Setup of run A:
==> flow/design.v <==
module interpolation (
    input           clk,
    input           RST,
    input           START,
    input   [5:0]   H0,
    input   [5:0]   V0,
    input   [3:0]   SW,
    input   [3:0]   SH,
    output          REN,
    input   [7:0]   R_DATA,
    output  [11:0]  ADDR,
    output  [7:0]   O_DATA,
    output          O_VALID
);
reg [5:0] reg_H0, reg_H0_next;
reg [5:0] reg_V0, reg_V0_next;
reg [3:0] reg_SW, reg_SW_next;
reg [3:0] reg_SH, reg_SH_next;
reg [11:0] reg_ADDR, reg_ADDR_next;
reg        output_valid, output_valid_next;  
reg        done, done_next;  
assign ADDR = reg_ADDR;
assign REN = 1'b0;
assign O_VALID = output_valid;
reg [9:0] width_sum, width_sum_next;
reg [9:0] height_sum, height_sum_next;
wire [5:0] X_lower, X_upper, Y_lower, Y_upper;
reg [5:0] last_y_row, last_y_row_next;  
reg x_divide, y_divide, x_divide_next, y_divide_next;
assign X_lower = width_sum[9:4];
assign X_upper = x_divide_next ? width_sum[9:4] : width_sum[9:4] + 1;
assign Y_lower = height_sum[9:4];
assign Y_upper = y_divide_next ? height_sum[9:4] : height_sum[9:4] + 1;
wire [5:0] next_X_lower, next_X_upper, next_Y_lower, next_Y_upper;
assign next_X_lower = width_sum_next[9:4];
assign next_X_upper = (width_sum_next[3:0] == 0) ? width_sum_next[9:4] : width_sum_next[9:4] + 1;
assign next_Y_lower = height_sum_next[9:4];
assign next_Y_upper = (height_sum_next[3:0] == 0) ? height_sum_next[9:4] : height_sum_next[9:4] + 1;
reg [3:0] x_ratio, x_ratio_next;  
reg [3:0] y_ratio, y_ratio_next;  
wire [7:0] left_margin, right_margin;
reg [7:0] data_y_lower [0:1];
reg [7:0] data_y_lower_next [0:1];
reg [7:0] data_y_upper [0:1];
reg [7:0] data_y_upper_next [0:1];
reg [4:0] count_cycle, count_cycle_next;
reg [1:0] pre_pre_state, pre_state, state, state_next;
wire pre_pre_state_is_11, pre_pre_state_is_10, pre_pre_state_is_01, pre_pre_state_is_00;
assign pre_pre_state_is_11 = pre_pre_state[1] & pre_pre_state[1];
assign pre_pre_state_is_00 = ~pre_pre_state[1] & ~pre_pre_state[0];
wire [5:0] x_ADDR, y_ADDR;
assign x_ADDR = state[1] ? X_upper : X_lower;
assign y_ADDR = state[0] ? Y_upper : Y_lower;
    Cal_Interpolation cal_inter_left (
        .DATA_1(data_y_lower[0]),
        .DATA_2(data_y_upper[0]),
        .ratio(y_ratio),
        .Out_DATA(left_margin)
    );
    Cal_Interpolation cal_inter_right (
        .DATA_1(data_y_lower[1]),
        .DATA_2(data_y_upper[1]),
        .ratio(y_ratio),
        .Out_DATA(right_margin)
    );
    Cal_Interpolation cal_inter (
        .DATA_1(left_margin),
        .DATA_2(right_margin),
        .ratio(x_ratio),
        .Out_DATA(O_DATA)
    );
always @(*)begin
    count_cycle_next = count_cycle;
    case(state)
        2'b00: begin
            if(y_divide_next | x_divide_next) begin
                state_next = 2'b11;
            end
            else begin
                state_next = 2'b01;
            end
        end
        2'b01: begin
            state_next = 2'b10;
        end
        2'b10: begin
            state_next = 2'b11;
        end
        2'b11: begin
            count_cycle_next = (count_cycle == 5'd16) ? 0 : count_cycle + 1;
            if(X_lower == next_X_lower && Y_upper == next_Y_upper) begin
                state_next = (X_upper == next_X_upper) ? 2'b11 : 2'b01;
            end
            else if(X_upper == next_X_lower) begin
                state_next = 2'b10;
            end
            else begin
                state_next = 2'b00;
            end
        end
    endcase
end
always @(*)begin
    reg_ADDR_next[5:0] = x_ADDR + reg_H0;
    reg_ADDR_next[11:6] = y_ADDR + reg_V0;
    output_valid_next = pre_state[1] & pre_state[0];
end
always @(*)begin
    case(pre_state)
        2'b00: begin
            data_y_lower_next[0] = R_DATA;
            data_y_lower_next[1] = x_divide ? R_DATA : data_y_lower[1];
            data_y_upper_next[0] = y_divide ? R_DATA : data_y_upper[0];
            data_y_upper_next[1] = data_y_upper[1];
        end
        2'b01: begin
            data_y_upper_next[0] = R_DATA;
            data_y_lower_next[0] = data_y_lower[0];
            data_y_lower_next[1] = data_y_lower[1];
            data_y_upper_next[1] = data_y_upper[1];
        end
        2'b10: begin
            data_y_lower_next[1] = R_DATA;
            data_y_lower_next[0] = pre_pre_state_is_11 ? data_y_lower[1] : data_y_lower[0];  
            data_y_upper_next[0] = pre_pre_state_is_11 ? data_y_upper[1] : data_y_upper[0];
            data_y_upper_next[1] = data_y_upper[1];
        end
        2'b11: begin
            data_y_upper_next[1] = R_DATA;
            data_y_lower_next[1] = y_divide ? R_DATA : data_y_lower[1];
            data_y_upper_next[0] = x_divide ? R_DATA : data_y_upper[0];
            data_y_lower_next[0] = y_divide ? data_y_upper[0] :
                                    x_divide ? data_y_lower[1] : data_y_lower[0];
        end
    endcase
end
always @(*)begin
    if(START) begin
        reg_H0_next = H0;
        reg_V0_next = V0;
        reg_SW_next = SW - 1;
        reg_SH_next = SH - 1;
    end
    else begin
        reg_H0_next = reg_H0;
        reg_V0_next = reg_V0;
        reg_SW_next = reg_SW;
        reg_SH_next = reg_SH;
    end
end
always @(*)begin
    if(state == 2'b11) begin
        if(count_cycle == 5'd16) begin
            width_sum_next = 0;
            height_sum_next = height_sum + reg_SH;
        end
        else begin
            width_sum_next = width_sum + reg_SW;
            height_sum_next = height_sum;
        end
    end
    else begin
        width_sum_next = width_sum;
        height_sum_next = height_sum;
    end
    x_divide_next = (width_sum[3:0] == 0);
    y_divide_next = (height_sum[3:0] == 0);
    x_ratio_next = width_sum[3:0];
    y_ratio_next = height_sum[3:0];
    if(height_sum[9:4] == reg_V0_next) begin
        done_next = 0;
    end
    else begin
        done_next = 1;
    end
end
always @(negedge clk) begin
    reg_ADDR <= reg_ADDR_next;
    data_y_lower[0] <= data_y_lower_next[0];
    data_y_lower[1] <= data_y_lower_next[1];
    data_y_upper[0] <= data_y_upper_next[0];
    data_y_upper[1] <= data_y_upper_next[1];
    output_valid <= output_valid_next;
end
always @(posedge clk) begin
    if(RST | START) begin
        width_sum <= 0;
        height_sum <= 0;
        state <= 2'b00;
        pre_state <= 2'b00;
        pre_pre_state <= 2'b00;
        x_divide <= 0;
        y_divide <= 0;
        x_ratio <= 0;
        y_ratio <= 0;
        done <= 1;
        count_cycle <= 0;
    end
    else begin
        width_sum <= width_sum_next;
        height_sum <= height_sum_next;
        state <= state_next;
        pre_state <= state;
        pre_pre_state <= pre_state;
        x_divide <= x_divide_next;
        y_divide <= y_divide_next;
        x_ratio <= x_ratio_next;
        y_ratio <= y_ratio_next;
        done <= done_next;
        count_cycle <= count_cycle_next;
    end
    reg_H0 <= reg_H0_next;
    reg_V0 <= reg_V0_next;
    reg_SW <= reg_SW_next;
    reg_SH <= reg_SH_next;
end
endmodule
module Cal_Interpolation (
    input   [7:0]   DATA_1,
    input   [7:0]   DATA_2,
    input   [3:0]   ratio,
    output  [7:0]   Out_DATA
);
    reg [3:0] flip_ratio;
    wire [7:0] d1_3, d1_2, d1_1, d1_0, d2_3, d2_2, d2_1, d2_0;
    wire [11:0] output_inter;
    assign d1_3 = {8{flip_ratio[3]}} & DATA_1;
    assign d1_2 = {8{flip_ratio[2]}} & DATA_1;
    assign d1_1 = {8{flip_ratio[1]}} & DATA_1;
    assign d1_0 = {8{flip_ratio[0]}} & DATA_1;
    assign d2_3 = {8{ratio[3]}} & DATA_2;
    assign d2_2 = {8{ratio[2]}} & DATA_2;
    assign d2_1 = {8{ratio[1]}} & DATA_2;
    assign d2_0 = {8{ratio[0]}} & DATA_2;
    assign output_inter = {d1_3, 3'b000} + {d1_2, 2'b00} + {d1_1, 1'b0} + d1_0 
                        + {d2_3, 3'b000} + {d2_2, 2'b00} + {d2_1, 1'b0} + d2_0 ;
    assign Out_DATA = (ratio == 4'b0000) ? DATA_1 : output_inter[11:4];
    always @(*)begin
        flip_ratio = ~ratio[3:0] + 1;
    end
endmodule
export LEC_CHECK = 0
export ABC_AREA = 1
export CAP_MARGIN = 20
export CELL_PAD_IN_SITES_GLOBAL_PLACEMENT = 3
export CORE_MARGIN = 2
export CORE_UTILIZATION = 40
export CTS_CLUSTER_DIAMETER = 296
export CTS_CLUSTER_SIZE = 26
export GPL_ROUTABILITY_DRIVEN = 0
export GPL_TIMING_DRIVEN = 1
export MAX_ROUTING_LAYER = met4
export MIN_ROUTING_LAYER = met1
export SETUP_SLACK_MARGIN = 1.07
export SLEW_MARGIN = 15
export TNS_END_PERCENT = 35
create_clock -name core_clock -period 17.4 [get_ports {clk}]
run.sh (not shown) runs the stock make flow with config.mk's settings and CLKGATE_MAP_FILE=.
The final report for run A shows a completed flow and a layout that fails verification, specifically negative setup slack.
The inputs of run B differ from those of run A as listed below.
- CTS_CLUSTER_DIAMETER: 296 -> 385
- MIN_ROUTING_LAYER: met1 -> met2
- GPL_TIMING_DRIVEN: 1 -> 0
==> comparison <==
- What the final checks of run B revealed, after a flow that finished every stage, was a layout that fails on negative setup slack.
- Leakage component of the power came out lower on run B than on run A.
- Peak per-stage delay on the critical path essentially unchanged between run A and run B.
- Looking at number of detailed-routing iterations run before antenna repair, run B sits 1 higher than run A does.
- Run A -> run B: chip width delta 0, exact match
- Run A -> run B: first-pass GRT wire length increased slightly
- On total nets after synthesis, run B and run A are basically level.
- Compared to run A, run B leaves more free space in the core.
- Relative to run A, cell resize tally after clock tree synthesis has decreased by 18% in run B.
- [compare] base=run A new=run B: flop share of the area grew by 0.38 points, total met3 wirelength after detailed routing grew by 10000 um, total power held steady.
For run C, these inputs were changed with respect to run B:
- setting CORE_ASPECT_RATIO to 0.5 for the first time
- changing ABC_AREA from 1 to 0
- removing GPL_ROUTABILITY_DRIVEN (formerly 0)
- changing CORE_MARGIN from 2 to 9
- removing CELL_PAD_IN_SITES_GLOBAL_PLACEMENT (formerly 3)
- changing SETUP_SLACK_MARGIN from 1.07 to 4.3
- changing CTS_CLUSTER_SIZE from 26 to 100
- changing TNS_END_PERCENT from 35 to 10
- changing CTS_CLUSTER_DIAMETER from 385 to 220
- changing CORE_UTILIZATION from 40 to 26
- removing GPL_TIMING_DRIVEN (formerly 0)
- removing MIN_ROUTING_LAYER (formerly met2)
- setting PLACE_DENSITY_LB_ADDON to 0.06 for the first time
## What came out
- Nothing crashed in run C and all stages finished; the problem is that the final layout failed, the offending checks being negative setup slack.
- Although run B finished all stages, its layout failed final checks on negative setup slack.
- In the reports for run C and run B, the larger number of DRC markers in iteration 0 belongs to run B.
- Between run C and run B, it is run C whose instance tally after logic synthesis is lower, by 234.
- The initial cell density of the core in run C was lower than what run B gave.
- Lower fill cell instance count of the final layout among run C and run B: run B
- Sort run C and run B by fraction of power spent switching nets asc -> top: run C
- In the metrics for run C and run B, the one carrying the lower met1 usage is run B.
- Diff run B -> run C: tap cell instance count went up about 55%, number of detailed-routing iterations run before antenna repair went down 2.
Inputs modified between run C and run D:
- swapping 0 for 1 in ABC_AREA
- swapping 26 for 43 in CORE_UTILIZATION
- clearing SETUP_SLACK_MARGIN, which used to be 4.3
- swapping 9 for 2 in CORE_MARGIN
--- outcome ---
Delta (run D minus run C): final area comparable, clock power now larger, global-route wire length before repair now smaller, number of H-tree branching levels comparable, post-route clock skew now smaller.
The higher number of buffers inserted by post-CTS setup repair came out of run C.
Nothing crashed in run D and all stages finished; the problem is that the final layout failed, the offending checks being negative setup slack.
More vias were needed by run D than by run C.
Run D vs run C on synthesis-to-finish area growth: run D is the lower one.
Between run C and run D, the flow reports placer's final routability congestion estimate increasing by more than 10%.
The higher pre-placement core utilization came out of run D.
Setup changes, run D to run E
- clearing CTS_CLUSTER_DIAMETER, which used to be 220
- clearing CTS_CLUSTER_SIZE, which used to be 100
- swapping 15 for 20 in SLEW_MARGIN
- clearing TNS_END_PERCENT, which used to be 10
- clearing MAX_ROUTING_LAYER, which used to be met4
- clearing CORE_ASPECT_RATIO, which used to be 0.5
- swapping 43 for 67 in CORE_UTILIZATION
- clearing PLACE_DENSITY_LB_ADDON, which used to be 0.06
- swapping 17.4 for 33.6 in the clock period (ns, I/O delays scaled along)
Findings:
Run E: PASS, flow complete, no timing, DRC or antenna violations
From run D to run E the numbers moved as follows: non-clock buffer count has decreased, number of cells after detailed placement has decreased, total via count in the routed design has decreased, number of rows in the core area has increased.
As far as post-synth area from yosys stat goes, run D and run E are indistinguishable; the numbers are identical.
fa_1 as the slowest stage cell on the critical path was reported by run D, and clkdlybuf4s50_1 by run E.
Run E vs. run D: largest voltage drop on the vdd net went down by 0.000025 V.
[inputs] run F vs run E
- PLACE_DENSITY now 0.67, previously not set
- CTS_CLUSTER_SIZE now 81, previously not set
- CORE_UTILIZATION now 72, was 67
- SETUP_SLACK_MARGIN now -0.34, previously not set
- the clock period (ns, I/O delays scaled along) now 17.9, was 33.6
Results
Every stage of run F finished as expected; the final checks, on the other hand, flagged negative setup slack, which means the layout fails. Taking run E as the reference, in run F die height -4.5 um; flip-flop and latch share of the layout cell area has decreased; power rose by about 100%; number of well taps lower. Compared with run E, run F instantiates a larger number of standard cells. Comparing run E and run F, the lower first-iteration DRC count is on run E. Run F: first-pass GRT wire length 6000 um above run E. Number of different library cells in the post-synthesis netlist came out exactly the same in run E and run F.
Power and IR drop assume default switching activity.
